Setup of v24:
==> flow/design.v (excerpt) <==
module DCT_Custom_Instruction(clk,
                              reset,
                              dataa,
                              n,
                              clk_en,
                              start,
							                done,
                              result);
clock: 16.0 ns
lec_check: 0
cap_margin: 20
core_margin: 2
core_utilization: 40
cts_cluster_size: 10
setup_slack_margin: -0.96
slew_margin: 20
run.sh (not shown) runs the stock make flow with config.mk's settings and CLKGATE_MAP_FILE=.
Relative to v24, the following input files were edited for v18:
# v24
export LEC_CHECK = 0
export CAP_MARGIN = 20
export CORE_MARGIN = 2
export CORE_UTILIZATION = 40
export CTS_CLUSTER_SIZE = 10
export SETUP_SLACK_MARGIN = -0.96
export SLEW_MARGIN = 20
create_clock -name core_clock -period 16.0 [get_ports {clk}]
# v18
export LEC_CHECK = 0
export CAP_MARGIN = 20
export CORE_MARGIN = 2
export CORE_UTILIZATION = 31
export SLEW_MARGIN = 20
create_clock -name core_clock -period 22.2 [get_ports {clk}]
Notes after the runs:
- v18 completed end to end with timing, DRC and antenna clean.
- Final cell area: v18 above v24
- Looking at end point of the critical path, the wrapper_wiring.readdata[29] result is from v18; the wrapper_wiring.readdata[23] one comes from v24.
- Routed wire length in v18 is 10 mm higher than in v24
- As far as worst hold slack is concerned, v24 and v18 perform about the same.
- Cmp v24 and v18 / routed length on met2 / lower: v18
- Row combinational share of cell area: v18 lower / v24 higher
Here is what was changed in the inputs of v15 compared with v18.
# v18
export LEC_CHECK = 0
export CAP_MARGIN = 20
export CORE_MARGIN = 2
export CORE_UTILIZATION = 31
export SLEW_MARGIN = 20
create_clock -name core_clock -period 22.2 [get_ports {clk}]
# v15
export LEC_CHECK = 0
export CAP_MARGIN = 20
export CORE_MARGIN = 2
export CORE_UTILIZATION = 57
export SETUP_SLACK_MARGIN = -1.12
export SLEW_MARGIN = 25
create_clock -name core_clock -period 11.6 [get_ports {clk}]
### Flow results
- Compared with v18, in v15 final standard cell area without fillers climbed 15%.
- Every stage of v15 finished as expected; the final checks, on the other hand, flagged negative setup slack, which means the layout fails.
- Min worst-path maximum fanout across v15 and v18: v15
- [v15] layout overhead on the synthesized area rose 16 points relative to v18
- Number of inserted filler cells in the final layout: v15 and v18 compared, lower one is v15
- In v15 relative to v18, tap cell count had gone down by more than a quarter.
- Worst hold slack ended up 0.042 ns higher on v15 than on v18.
- v15 vs v18: sequential share of cell area down in v15
--- input diff v15..v53 ---
# v15
export LEC_CHECK = 0
export CAP_MARGIN = 20
export CORE_MARGIN = 2
export CORE_UTILIZATION = 57
export SETUP_SLACK_MARGIN = -1.12
export SLEW_MARGIN = 25
create_clock -name core_clock -period 11.6 [get_ports {clk}]
# v53
export LEC_CHECK = 0
export CAP_MARGIN = 20
export CORE_MARGIN = 2
export CORE_UTILIZATION = 72
export MAX_ROUTING_LAYER = met4
export PLACE_DENSITY_LB_ADDON = 0.21
export SETUP_SLACK_MARGIN = 2.78
export SLEW_MARGIN = 20
export TNS_END_PERCENT = 5
create_clock -name core_clock -period 15.1 [get_ports {clk}]
==> comparison <==
- Re number of nets at the end of the flow: v15 and v53 aren't equal, and the lower value belongs to v53.
- Relative to v15, the design area of v53 is lower by about 13%.
- Of v15 and v53, just one finished clean: v53.
Input-level comparison between v30 and v53:
# v53
export LEC_CHECK = 0
export CAP_MARGIN = 20
export CORE_MARGIN = 2
export CORE_UTILIZATION = 72
export MAX_ROUTING_LAYER = met4
export PLACE_DENSITY_LB_ADDON = 0.21
export SETUP_SLACK_MARGIN = 2.78
export SLEW_MARGIN = 20
export TNS_END_PERCENT = 5
create_clock -name core_clock -period 15.1 [get_ports {clk}]
# v30
export LEC_CHECK = 0
export CAP_MARGIN = 20
export CORE_MARGIN = 2
export CORE_UTILIZATION = 57
export SETUP_SLACK_MARGIN = 2.78
export SLEW_MARGIN = 20
create_clock -name core_clock -period 11.1 [get_ports {clk}]
Findings:
- [compare] base=v53 new=v30: clock buffer count from CTS now larger, critical path depth went up.
- v30 had finished all stages when the layout checks came back failing, citing negative setup slack.
- v30 has ratio of final minimum period to clock period above what v53 had.
- Of the two values seen for highest routing layer actually used, met4 was produced by v53 and met5 by v30.
- Against v53, detailed placement HPWL in v30 came out worse.

DCT_Custom_Instruction again, from the RTL that the note above started with.
Settings: LEC_CHECK=0, CAP_MARGIN=20, CORE_MARGIN=2, CORE_UTILIZATION=40, SLEW_MARGIN=20; clock period 15.7 ns.
The baseline passed the timing, design-rule and antenna checks.
Change:
CORE_UTILIZATION = 70   (was 40)
clock period = 13.0 ns   (was 15.7 ns; I/O delays follow)
Result: This time the run produced a layout that fails on negative setup slack. Count of clock-buffer cells in the layout went down by 4. Fmax went up by a few percent. Die area shrinks by well over a third. Wire length rises by a little under a tenth. Worst setup slack loses 2000 ps. Final area increases by a little under a tenth. Area after synthesis is unchanged. Synthesized cell count does not change.
Change:
CORE_UTILIZATION = 59   (was 70)
clock period = 15.7 ns   (was 13.0 ns; I/O delays follow)
The new run went through all stages and came out clean.
Die size came out higher by 18%.
Setup slack gets better by 1800 ps.
Maximum frequency shrinks by 5.7%.
Utilization decreases by 19 points.
Via count decreases by about 11%.
Hold slack gains 15 ps.
Clock-buffer cell count went down by 4.
Design area drops by about 9%.
Change:
CORE_UTILIZATION = 40   (was 59)
clock period = 16.0 ns   (was 15.7 ns; I/O delays follow)
Via count came out lower by 2.3%.
First-iteration DRC count fell by 14%.
Core utilization came out lower by 20 points.
Cell area increases by 1.2%.
Cell count rose by 8.1%.
Critical path depth climbs by 3.

DCT_Custom_Instruction again, from the RTL that the note above started with.
Settings: LEC_CHECK=0, CAP_MARGIN=20, CORE_MARGIN=2, CORE_UTILIZATION=63, CTS_CLUSTER_DIAMETER=215, SETUP_SLACK_MARGIN=-1.12, SLEW_MARGIN=25; clock period 16.1 ns.
Edit:
--- a/flow/config.mk
+++ b/flow/config.mk
@@ -7,0 +8 @@
+export ABC_AREA = 1
@@ -10,4 +11,3 @@
-export CORE_UTILIZATION = 63
-export CTS_CLUSTER_DIAMETER = 215
-export SETUP_SLACK_MARGIN = -1.12
-export SLEW_MARGIN = 25
+export CORE_UTILIZATION = 70
+export CTS_CLUSTER_DIAMETER = 283
+export SLEW_MARGIN = 20
==> flow/constraint.sdc (replaced) <==
create_clock -name core_clock -period 12.2 [get_ports {clk}]
set_input_delay 2.4400 -clock core_clock [delete_from_list [all_inputs] [get_ports {clk}]]
set_output_delay 2.4400 -clock core_clock [all_outputs]
set_load 0.01 [all_outputs]
- Now the flow failed in 5_1_grt (GRT-0232)
- area after synthesis rises by 4.4%
- synthesized cell count rises by 19%
- die size falls by 6.0%
Edit:
--- a/flow/config.mk
+++ b/flow/config.mk
@@ -9 +9 @@
-export CAP_MARGIN = 20
+export CAP_MARGIN = 5
@@ -11,2 +11,4 @@
-export CORE_UTILIZATION = 70
-export CTS_CLUSTER_DIAMETER = 283
+export CORE_UTILIZATION = 68
+export CTS_CLUSTER_DIAMETER = 290
+export CTS_CLUSTER_SIZE = 37
+export SETUP_SLACK_MARGIN = -0.74
==> flow/constraint.sdc (replaced) <==
create_clock -name core_clock -period 8.83 [get_ports {clk}]
set_input_delay 1.7660 -clock core_clock [delete_from_list [all_inputs] [get_ports {clk}]]
set_output_delay 1.7660 -clock core_clock [all_outputs]
set_load 0.01 [all_outputs]
The new run aborted during 5_1_grt.
Synthesized cell count stays the same.
Area after synthesis stays the same.
Die size rises by a few percent.
Edit:
==> flow/config.mk (replaced) <==
export PLATFORM = sky130hd
export DESIGN_NAME = DCT_Custom_Instruction
export DESIGN_NICKNAME = DCT_Custom_Instruction
export VERILOG_FILES = /design/flow/design.v
export SDC_FILE = /design/flow/constraint.sdc
export NUM_CORES = 4
export LEC_CHECK = 0
export CAP_MARGIN = 20
export CORE_MARGIN = 2
export CORE_UTILIZATION = 48
export SETUP_SLACK_MARGIN = -1.12
export SLEW_MARGIN = 25
==> flow/constraint.sdc (replaced) <==
create_clock -name core_clock -period 11.6 [get_ports {clk}]
set_input_delay 2.3200 -clock core_clock [delete_from_list [all_inputs] [get_ports {clk}]]
set_output_delay 2.3200 -clock core_clock [all_outputs]
set_load 0.01 [all_outputs]
This time the run finished but failed the layout checks on setup timing.
Synthesized cell count fell by 16%.
Die area climbs by 35%.
Synthesized area is lower by 4.2%.
Edit:
--- a/flow/config.mk
+++ b/flow/config.mk
@@ -10,3 +10,4 @@
-export CORE_UTILIZATION = 48
-export SETUP_SLACK_MARGIN = -1.12
-export SLEW_MARGIN = 25
+export CORE_UTILIZATION = 40
+export SETUP_SLACK_MARGIN = -1.24
+export SLEW_MARGIN = 20
+export TNS_END_PERCENT = 25
==> flow/constraint.sdc (replaced) <==
create_clock -name core_clock -period 16.0 [get_ports {clk}]
set_input_delay 3.2000 -clock core_clock [delete_from_list [all_inputs] [get_ports {clk}]]
set_output_delay 3.2000 -clock core_clock [all_outputs]
set_load 0.01 [all_outputs]
Outcome:
- Now the flow finished with timing, DRC and antenna clean
- design area falls by 15%
- via count came out lower by 11%
- wire length fell by 15%
- die area rises by 20%
- core utilization came out lower by 18 points
- first-iteration DRC count fell by 13%
- synthesized area does not change
Edit:
--- a/flow/config.mk
+++ b/flow/config.mk
@@ -7,0 +8 @@
+export ABC_AREA = 1
@@ -9,5 +10,10 @@
-export CORE_MARGIN = 2
-export CORE_UTILIZATION = 40
-export SETUP_SLACK_MARGIN = -1.24
-export SLEW_MARGIN = 20
-export TNS_END_PERCENT = 25
+export CELL_PAD_IN_SITES_GLOBAL_PLACEMENT = 3
+export CORE_ASPECT_RATIO = 0.57
+export CORE_MARGIN = 10
+export CORE_UTILIZATION = 20
+export CTS_CLUSTER_DIAMETER = 160
+export GPL_ROUTABILITY_DRIVEN = 1
+export GPL_TIMING_DRIVEN = 0
+export HOLD_SLACK_MARGIN = 0.18
+export MIN_ROUTING_LAYER = met2
+export SLEW_MARGIN = 0
The new run failed in 5_1_grt. Die area grows by 120%. Synthesized area climbs by 4.4%. Synthesized cell count grows by 19%.
